// my_chip
module my_chip (
    input logic [11:0] io_in,  
    output logic [11:0] io_out,  
    input logic clock,
    input logic reset  
);
    ChipInterface #(.FRE(25000)) chipInterface_inst(
        .clock(clock),
        .confirm(io_in[0]),
        .clear(io_in[1]),
        .algorithm_select_mode(io_in[2]),
        .reset(reset),
        .enter0(io_in[3]), 
        .enter1(io_in[4]),
        .led(io_out[5:0])
    );
    assign io_out[11:6] = 6'b0;
endmodule
Settings: LEC_CHECK=0, ABC_AREA=1, CAP_MARGIN=0, CORE_MARGIN=2, CORE_UTILIZATION=72, CTS_CLUSTER_DIAMETER=25, CTS_CLUSTER_SIZE=68, PLACE_DENSITY_LB_ADDON=0.12, SETUP_SLACK_MARGIN=0.48, SLEW_MARGIN=40; clock period 2.47 ns.
run.sh (not shown) runs the stock make flow with config.mk's settings and CLKGATE_MAP_FILE=.
The baseline finished with setup timing left.
Next try:
ABC_AREA = not set   (was 1)
CAP_MARGIN = 20   (was 0)
CORE_UTILIZATION = 18   (was 72)
CTS_CLUSTER_DIAMETER = not set   (was 25)
CTS_CLUSTER_SIZE = not set   (was 68)
PLACE_DENSITY_LB_ADDON = not set   (was 0.12)
SETUP_SLACK_MARGIN = not set   (was 0.48)
SLEW_MARGIN = 20   (was 40)
clock period = 15.3 ns   (was 2.47 ns; I/O delays follow)
After rerunning:
- With this change the flow finished with timing, DRC and antenna clean
- worst setup slack improved by 12 ns
- synthesized area fell by about 7%
- design area fell by about 13%
- sequential power fell by about 80%
Next try:
CORE_UTILIZATION = 40   (was 18)
CTS_CLUSTER_SIZE = 13   (was not set)
MAX_ROUTING_LAYER = met4   (was not set)
clock period = 10.0 ns   (was 15.3 ns; I/O delays follow)
Combinational power rose by about 50%.
Routed wire length is lower by 5.4%.
Fmax came out higher by about 7.5%.
Worst setup slack got worse by 5.0 ns.
Final area is lower by about 3.7%.
First-iteration DRC count goes up by about 4.5%.
Sequential share of layout area rises by 1.3 points.
Flip-flop count stays the same.
Core utilization rises by 24 points.
Next try:
CELL_PAD_IN_SITES_GLOBAL_PLACEMENT = 1   (was not set)
CORE_UTILIZATION = 27   (was 40)
CTS_CLUSTER_DIAMETER = 354   (was not set)
CTS_CLUSTER_SIZE = 99   (was 13)
MAX_ROUTING_LAYER = not set   (was met4)
SLEW_MARGIN = 35   (was 20)
TNS_END_PERCENT = 35   (was not set)
=> Setup slack loses 0.094 ns. Cell count went up by 10%. Total power decreases by 0.98%. Worst hold slack barely changes. Non-clock buffer count came out lower by 1. Die area increases by 47%. Global-route usage drops by 4.7 points.
Next try:
ABC_AREA = 1   (was not set)
CELL_PAD_IN_SITES_GLOBAL_PLACEMENT = not set   (was 1)
CORE_ASPECT_RATIO = 0.5   (was not set)
CORE_UTILIZATION = 48   (was 27)
Core utilization grows by 23 points.
Final cell count went up by 10%.
Combinational power shrinks by about 12%.
Final area rose by 5.2%.
Fmax came out higher by 8.6%.
Setup slack gets better by 0.35 ns.
Worst hold slack barely changes.
Power came out lower by about 1%.
Area after synthesis went up by about 7%.
Sequential share of layout area went down by 1.7 points.
Next try:
CORE_ASPECT_RATIO = not set   (was 0.5)
CORE_UTILIZATION = 65   (was 48)
SETUP_SLACK_MARGIN = 2.99   (was not set)
Outcome: The new run completed without violations. Cell count drops by a few percent. Routed wire length drops slightly. Maximum frequency drops slightly. Synthesized area stays the same. Via count climbs by a few percent.

---

my_chip again, from the RTL that the note above started with.
clock: 5.36 ns
lec_check: 0
abc_area: 1
cap_margin: 20
cell_pad_in_sites_detail_placement: 1
core_margin: 8
core_utilization: 40
cts_cluster_size: 25
hold_slack_margin: 0.18
max_routing_layer: met4
slew_margin: 25
tns_end_percent: 5
Change:
Settings changed: ABC_AREA 1 to not set, CELL_PAD_IN_SITES_DETAIL_PLACEMENT 1 to not set, CORE_MARGIN 8 to 2, CORE_UTILIZATION 40 to 72, CTS_CLUSTER_SIZE 25 to not set, HOLD_SLACK_MARGIN 0.18 to not set, MAX_ROUTING_LAYER met4 to not set, SLEW_MARGIN 25 to 20, TNS_END_PERCENT 5 to not set.
Clock period 5.36 ns to 4.25 ns, I/O delays scaled along.
Result:
- The new run finished with timing, DRC and antenna clean
- synthesized cell count drops by 24%
- total power rises by 19%
- first-iteration DRC count climbs by 32%
- die size falls by 54%
- clock-buffer cell count went up by 1
- setup slack loses 1.1 ns
- core utilization climbs by 34 points
Change:
Settings changed: CORE_UTILIZATION 72 to 40.
Clock period 4.25 ns to 7.26 ns, I/O delays scaled along.
Result:
- fmax goes down by 14%
- clock-buffer cell count goes down by 4
- die area goes up by 77%
- synthesized cell count does not change
- register-to-register slack gains 2.4 ns
- sequential power goes down by 42%

---

Starting RTL as in the previous note.
export LEC_CHECK = 0
export ABC_AREA = 1
export CAP_MARGIN = 20
export CELL_PAD_IN_SITES_DETAIL_PLACEMENT = 0
export CORE_MARGIN = 2
export CORE_UTILIZATION = 72
export CTS_CLUSTER_SIZE = 50
export MAX_ROUTING_LAYER = met4
export PLACE_DENSITY_LB_ADDON = 0.21
export SLEW_MARGIN = 20
export TNS_END_PERCENT = 45
create_clock -name core_clock -period 2.5 [get_ports {clock}]
The baseline finished but fails on setup timing.
Then changed:
Settings changed: CELL_PAD_IN_SITES_DETAIL_PLACEMENT 0 to unset, CTS_CLUSTER_SIZE 50 to unset, MAX_ROUTING_LAYER met4 to unset, PLACE_DENSITY set to 0.37, PLACE_DENSITY_LB_ADDON 0.21 to unset, TNS_END_PERCENT 45 to unset.
Clock period 2.5 ns to 2.59 ns, I/O delays scaled along.
Outcome:
- The changed run ran to the end with violations: setup timing
- setup slack gets better by 100 ps
- core utilization rises by 0.94 points
- worst hold slack gets better by 4.8 ps
- global-route usage rises by 1.7 points
- wire length rises by 9.4%
- combinational power falls by about 7%
- final area rises by 1.1%
- cell count rises by 0.38%
- count of clock-buffer cells in the layout falls by 1
- critical path depth falls by 1
Then changed:
Settings changed: CORE_ASPECT_RATIO set to 1.33, PLACE_DENSITY 0.37 to unset.
Clock period 2.59 ns to 2.45 ns, I/O delays scaled along.
The new run completed, yet does not pass: setup timing.
Core utilization decreases by 0.13 points.
Power increases by a few percent.
Maximum frequency decreases by a few percent.
Clock power increases by a few percent.
Hold slack gets worse by 12 ps.
Flip-flop count is unchanged.
Area after synthesis stays the same.
Combinational power increases by a little under a tenth.
Then changed:
Settings changed: CORE_ASPECT_RATIO 1.33 to unset, CTS_CLUSTER_SIZE set to 97.
Result: The changed run completed, yet does not pass: setup timing; sequential share of layout area came out lower by 0.38 points; synthesized cell count is unchanged; worst hold slack is about the same; clock power is about the same; cell area goes up by 1.2%; die size hardly moves; area after synthesis is unchanged; final cell count increases by 0.62%.
Power is estimated from default activity; no workload was simulated.
